Setup of run A:
// top_module
module top_module (
    input clk,
    input rst,
    output [18:0] imem_addr,               
    input  [18:0] imem_rdata,              
    output [8:0]  dmem_addr,               
    input  [18:0] dmem_rdata,              
    output [18:0] dmem_wdata,              
    output        dmem_we,                 
    output        halt                     
);
    wire [4:0] opcode;
    wire [3:0] rs1, rs2, rd;
    wire [13:0] addr_imm;
    wire [5:0] branch_offset;
    wire [4:0] alu_opcode;
    wire [1:0] pc_sel;
    wire [18:0] reg_data1, reg_data2;
    wire [37:0] alu_result;
    wire mem_read, mem_write, reg_write, load_IR, pc_enable;
    wire [18:0] pc_value;
    wire [18:0] target_addr;
    reg [18:0] mem_read_data;
    always @(posedge clk) begin
        if (mem_read)
            mem_read_data <= dmem_rdata;
    end
    wire is_load = (opcode == 5'b01010);
    wire [3:0]  wb_reg  = is_load ? rs2 : rd;
    wire [18:0] wb_data = is_load ? mem_read_data : alu_result[18:0];
    wire [18:0] ea      = reg_data1 + {5'd0, addr_imm};
    assign imem_addr  = pc_value;
    assign dmem_addr  = ea[8:0];
    assign dmem_wdata = reg_data2;
    assign dmem_we    = mem_write;
    assign target_addr = (pc_sel == 2'b01) ? (pc_value + {{13{branch_offset[5]}}, branch_offset}) : {5'd0, addr_imm};
    program_counter PC (
        .clk(clk),
        .rst(rst),
        .pc_enable(pc_enable),
        .pc_sel(pc_sel),
        .target_addr(target_addr),
        .pc(pc_value)
    );
    inst_reg IR (
        .clk(clk),
        .load_IR(load_IR),
        .ins(imem_rdata),
        .opcode(opcode),
        .rs1(rs1),
        .rs2(rs2),
        .rd(rd),
        .addr_imm(addr_imm),
        .branch_offset(branch_offset)
    );
    control_unit CU (
        .clk(clk),
        .rst(rst),
        .opcode(opcode),
        .regs_equal(reg_data1 == reg_data2),
        .mem_read(mem_read),
  ...
export LEC_CHECK = 0
export ABC_AREA = 1
export CAP_MARGIN = 20
export CORE_MARGIN = 2
export CORE_UTILIZATION = 72
export CTS_CLUSTER_DIAMETER = 396
export CTS_CLUSTER_SIZE = 10
export PLACE_DENSITY_LB_ADDON = 0.12
export SETUP_SLACK_MARGIN = 2.44
export SLEW_MARGIN = 40
create_clock -name core_clock -period 8.87 [get_ports {clk}]
run.sh (not shown) runs the stock make flow with config.mk's settings and CLKGATE_MAP_FILE=.
Run A: DPL-0038 in clock tree synthesis (4_1_cts) -> run aborted
Here is what was changed in the inputs of run B compared with run A.
==> flow/config.mk <==
export PLATFORM = sky130hd
export DESIGN_NAME = top_module
export DESIGN_NICKNAME = top_module
export VERILOG_FILES = /design/flow/design.v
export SDC_FILE = /design/flow/constraint.sdc
export NUM_CORES = 4
export LEC_CHECK = 0
export CAP_MARGIN = 20
export CORE_MARGIN = 2
export CORE_UTILIZATION = 66
export CTS_CLUSTER_SIZE = 39
export MAX_ROUTING_LAYER = met4
export SLEW_MARGIN = 20
==> flow/constraint.sdc <==
create_clock -name core_clock -period 16.5 [get_ports {clk}]
set_input_delay 3.3000 -clock core_clock [delete_from_list [all_inputs] [get_ports {clk}]]
set_output_delay 3.3000 -clock core_clock [all_outputs]
set_load 0.01 [all_outputs]
==> comparison <==
- From run A to run B the numbers moved as follows: instance area after placement went up by 2.2%, proportion of synthesized chip area in sequential cells was more or less identical, synthesized netlist cell count went down by 928, post-synth area from yosys stat went up by 0.53%, instance count after placement with tap cells included went down by 753.
- Of the two candidates, run A has the worse minimum setup slack after placement and run B the better one.
- | height of the die | run B vs run A | 4.6% higher |
- Between run B and run A, the cell area after synthesis is lower for run A.
- Each of run A and run B falls short of a clean finish.
- Run B never completed; the flow aborted with a tool error in global routing (5_1_grt).
Setup changes, run B to run C
diff --git a/flow/config.mk b/flow/config.mk
--- a/flow/config.mk
+++ b/flow/config.mk
@@ -11,2 +11 @@
-export CTS_CLUSTER_SIZE = 39
-export MAX_ROUTING_LAYER = met4
+export SETUP_SLACK_MARGIN = 4.29
==> flow/constraint.sdc <==
create_clock -name core_clock -period 38.5 [get_ports {clk}]
set_input_delay 7.7000 -clock core_clock [delete_from_list [all_inputs] [get_ports {clk}]]
set_output_delay 7.7000 -clock core_clock [all_outputs]
set_load 0.01 [all_outputs]
## What came out
Seen in the log of run C: GRT-0232 during global routing (5_1_grt), after which the run never completed.
Per the comparison of run C with run B, total of buffers placed on input and output ports has remained practically unchanged, post-cts repair resize count has increased, half-perimeter wire length after detailed placement has decreased, placement-stage worst setup slack has increased.
[inputs] run D vs run C
diff --git a/flow/config.mk b/flow/config.mk
--- a/flow/config.mk
+++ b/flow/config.mk
@@ -9,3 +9,3 @@
-export CORE_MARGIN = 2
-export CORE_UTILIZATION = 66
-export SETUP_SLACK_MARGIN = 4.29
+export CORE_MARGIN = 5
+export CORE_UTILIZATION = 40
+export SETUP_SLACK_MARGIN = 5.0
[summary]
Run D: all stages complete, timing, DRC and antenna checks passed
Net count entering floorplan came out exactly the same in run C and run D.
Diff run C -> run D | number of rows created at floorplan | increase of 26
Summary of run D over run C: clock buffer count from CTS rose about 8%; initial core utilization lost 27 points.
Compared with run C, in run D instance area at placement higher, horizontal extent of the die has increased.
Edits applied to the flow inputs when going from run D to run E:
diff --git a/flow/config.mk b/flow/config.mk
--- a/flow/config.mk
+++ b/flow/config.mk
@@ -9,3 +9,2 @@
-export CORE_MARGIN = 5
-export CORE_UTILIZATION = 40
-export SETUP_SLACK_MARGIN = 5.0
+export CORE_MARGIN = 2
+export CORE_UTILIZATION = 59
@@ -12,0 +12 @@
+export TNS_END_PERCENT = 5
==> flow/constraint.sdc <==
create_clock -name core_clock -period 36.1 [get_ports {clk}]
set_input_delay 7.2200 -clock core_clock [delete_from_list [all_inputs] [get_ports {clk}]]
set_output_delay 7.2200 -clock core_clock [all_outputs]
set_load 0.01 [all_outputs]
## What came out
[run E] flow finished | final checks: failed | reasons: negative setup slack. Taking run E over run D, the number of tapcells ratio works out to 0.68. The higher post-route setup TNS came out of run D. For flip-flop count, run E and run D come out practically identical. Run E against run D; via count is up slightly. Diff run D -> run E | routed wire length | decrease of about 6%. Run E reports its cell at the slowest stage of the critical path as sky130_fd_sc_hd__or4_1 while run D reports sky130_fd_sc_hd__nor3b_1. The setup slack of run E is smaller than that of run D. The worst setup path startpoint comes out IR.rs2[3] in one run and IR.rs2[0] in the other, namely in run E and run D respectively. Going from run D to run E, the fill cell total of the finished layout was found to have gone down by 4025.
